Design execution_unit, start of the top module:
module execution_unit (
input logic clk,
input logic rst_b,
input logic req,
input logic [2:0] req_id,
input logic req_type,
input logic [63:0] req_data1,
input logic [63:0] req_data2,
output logic fifo_full,
output logic rsp,
output logic [2:0] rsp_id,
output logic [63:0] rsp_data );
req_pkt_type input_req;
rsp_pkt_type output_rsp;
assign input_req = {req, req_id, req_type, req_data1, req_data2};
assign rsp = output_rsp.rsp;
assign rsp_id = output_rsp.rsp_id;
assign rsp_data = output_rsp.rsp_data;
logic write_in, read;
req_pkt_type output_req;
logic mul_req, mul_rsp, mul_grant, mul_free;
logic [2:0] mul_req_id, mul_rsp_id;
logic [63:0] mul_rsp_data;
logic add_req, add_rsp, add_grant, add_free;
logic [2:0] add_req_id, add_rsp_id;
logic [63:0] add_rsp_data;
logic [1:0] rr_req;
logic [1:0] rr_grant;
assign write_in = input_req.req;
inp_fifo i_inp_fifo(.clk(clk), .rst_b(rst_b), .write_in(write_in), .read(read), .input_req(input_req), .output_req(output_req), .fifo_full(fifo_full));
assign read = output_req.req && (mul_req || add_req);
assign mul_req = output_req.req && (output_req.req_type == 1'b1) && mul_free;
mul i_mul (
.clk(clk), .rst_b(rst_b), 
.mul_req(mul_req),
.mul_req_id(output_req.req_id),
.mul_data1(output_req.req_data1),
.mul_data2(output_req.req_data2),
.grant(mul_grant),
.mul_rsp(mul_rsp),
.mul_rsp_id(mul_rsp_id),
.mul_rsp_data(mul_rsp_data),
.mul_free(mul_free)
);
assign add_req = output_req.req && (output_req.req_type == 1'b0) && add_free;
add i_add (
.clk(clk), .rst_b(rst_b), 
.add_req(add_req),
.add_req_id(output_req.req_id),
.add_data1(output_req.req_data1),
.add_data2(output_req.req_data2),
.grant(add_grant),
.add_rsp(add_rsp),
.add_rsp_id(add_rsp_id),
.add_rsp_data(add_rsp_data),
.add_free(add_free)
);
assign rr_req = {mul_rsp, add_rsp};
assign mul_grant = rr_grant[1];
assign add_grant = rr_grant[0];
assign rr_grant = {rr_req[1], rr_req[0] & ~rr_req[1]};
assign output_rsp.rsp = |rr_grant;
assign output_rsp.rsp_id = rr_grant[1] ? mul_rsp_id : rr_grant[0] ? add_rsp_id : '0;
assign output_rsp.rsp_data = rr_grant[1] ? mul_rsp_data : rr_grant[0] ? add_rsp_data : '0;
endmodule
clock: 7.95 ns
lec_check: 0
cap_margin: 20
core_margin: 2
core_utilization: 72
cts_cluster_size: 75
place_density_lb_addon: 0.01
setup_slack_margin: 2.37
slew_margin: 20
run.sh (not shown) runs the stock make flow with config.mk's settings and CLKGATE_MAP_FILE=.
The first run ran to the end with violations: setup timing.
Then changed:
CORE_UTILIZATION = 57   (was 72)
CTS_CLUSTER_SIZE = not set   (was 75)
PLACE_DENSITY_LB_ADDON = not set   (was 0.01)
SETUP_SLACK_MARGIN = not set   (was 2.37)
clock period = 5.44 ns   (was 7.95 ns; I/O delays follow)
=> The changed run completed and failed the layout checks on setup timing; core utilization shrinks by 16 points; critical path depth climbs by 2; worst hold slack got worse by 0.036 ns; final area came out higher by about 1.7%; wire length increases by about 0.34%; via count is lower by about 4.5%; synthesized cell count is unchanged; final cell count climbs by about 5%.
Then changed:
ABC_AREA = 0   (was not set)
CAP_MARGIN = 10   (was 20)
CORE_UTILIZATION = 72   (was 57)
CTS_CLUSTER_SIZE = 37   (was not set)
GPL_ROUTABILITY_DRIVEN = 1   (was not set)
MAX_ROUTING_LAYER = met4   (was not set)
PLACE_DENSITY = 0.95   (was not set)
SETUP_SLACK_MARGIN = 0.49   (was not set)
TNS_END_PERCENT = 55   (was not set)
clock period = 5.54 ns   (was 5.44 ns; I/O delays follow)
With this change the flow did not get past 5_1_grt; synthesized area does not change; die size went down by about a fifth; synthesized cell count stays the same.
Then changed:
ABC_AREA = not set   (was 0)
CAP_MARGIN = 20   (was 10)
CORE_UTILIZATION = 40   (was 72)
CTS_CLUSTER_SIZE = not set   (was 37)
GPL_ROUTABILITY_DRIVEN = not set   (was 1)
MAX_ROUTING_LAYER = not set   (was met4)
PLACE_DENSITY = not set   (was 0.95)
SETUP_SLACK_MARGIN = not set   (was 0.49)
TNS_END_PERCENT = not set   (was 55)
clock period = 10.0 ns   (was 5.54 ns; I/O delays follow)
Outcome: The new run finished with timing, DRC and antenna clean. Die size climbs by well over a third. Synthesized cell count stays the same. Synthesized area is unchanged.
Then changed:
ABC_AREA = 0   (was not set)
CORE_UTILIZATION = 72   (was 40)
CTS_CLUSTER_SIZE = 37   (was not set)
GPL_ROUTABILITY_DRIVEN = 1   (was not set)
MAX_ROUTING_LAYER = met4   (was not set)
PLACE_DENSITY_LB_ADDON = 0.01   (was not set)
SETUP_SLACK_MARGIN = 2.07   (was not set)
TNS_END_PERCENT = 55   (was not set)
clock period = 7.27 ns   (was 10.0 ns; I/O delays follow)
Effect: The new run completed and failed the layout checks on setup timing; register-to-register slack loses 1.9 ns; clock-buffer cell count goes down by 26; global-route usage goes up by 22 points; critical path depth goes up by 3; worst setup slack loses 1.9 ns; worst hold slack gains 0.011 ns; clock skew goes up by 0.050 ns.

execution_unit again, from the RTL that the note above started with.
## execution_unit
module execution_unit (
input logic clk,
input logic rst_b,
input logic req,
input logic [2:0] req_id,
input logic req_type,
input logic [63:0] req_data1,
input logic [63:0] req_data2,
output logic fifo_full,
output logic rsp,
output logic [2:0] rsp_id,
output logic [63:0] rsp_data );
Settings: LEC_CHECK=0, ABC_AREA=0, CAP_MARGIN=20, CORE_ASPECT_RATIO=0.71, CORE_MARGIN=2, CORE_UTILIZATION=72, CTS_CLUSTER_SIZE=37, GPL_ROUTABILITY_DRIVEN=1, MAX_ROUTING_LAYER=met4, SETUP_SLACK_MARGIN=0.61, SLEW_MARGIN=20, TNS_END_PERCENT=85; clock period 7.27 ns.
The baseline completed and failed the layout checks on setup timing.
Then changed:
- ABC_AREA: 0 -> 1
- CORE_ASPECT_RATIO: 0.71 -> not set
- CTS_CLUSTER_DIAMETER: not set -> 202
- CTS_CLUSTER_SIZE: 37 -> not set
- GPL_ROUTABILITY_DRIVEN: 1 -> not set
- MAX_ROUTING_LAYER: met4 -> not set
- PLACE_DENSITY_LB_ADDON: not set -> 0.14
- SETUP_SLACK_MARGIN: 0.61 -> 0.88
- TNS_END_PERCENT: 85 -> not set
- clock period: 7.27 -> 3.07 ns (I/O delays scaled with it)
After rerunning:
- The new run finished but failed the layout checks on setup timing
- worst setup slack is worse by 3.6 ns
- die area climbs by 3.9%
- final area came out higher by 7.3%
- synthesized area rises by 4.0%
- wire length went up by 8.9%
- synthesized cell count climbs by 30%
- maximum frequency grows by 7.3%
Then changed:
- ABC_AREA: 1 -> not set
- CTS_CLUSTER_DIAMETER: 202 -> not set
- CTS_CLUSTER_SIZE: not set -> 77
- PLACE_DENSITY_LB_ADDON: 0.14 -> not set
- SETUP_SLACK_MARGIN: 0.88 -> not set
- clock period: 3.07 -> 7.97 ns (I/O delays scaled with it)
What happened: The new run reached the layout checks and failed them: setup timing. Routed wire length goes down by 19%. Clock skew goes up by 0.033 ns. Final area goes down by 6.8%. Via count goes down by 20%.
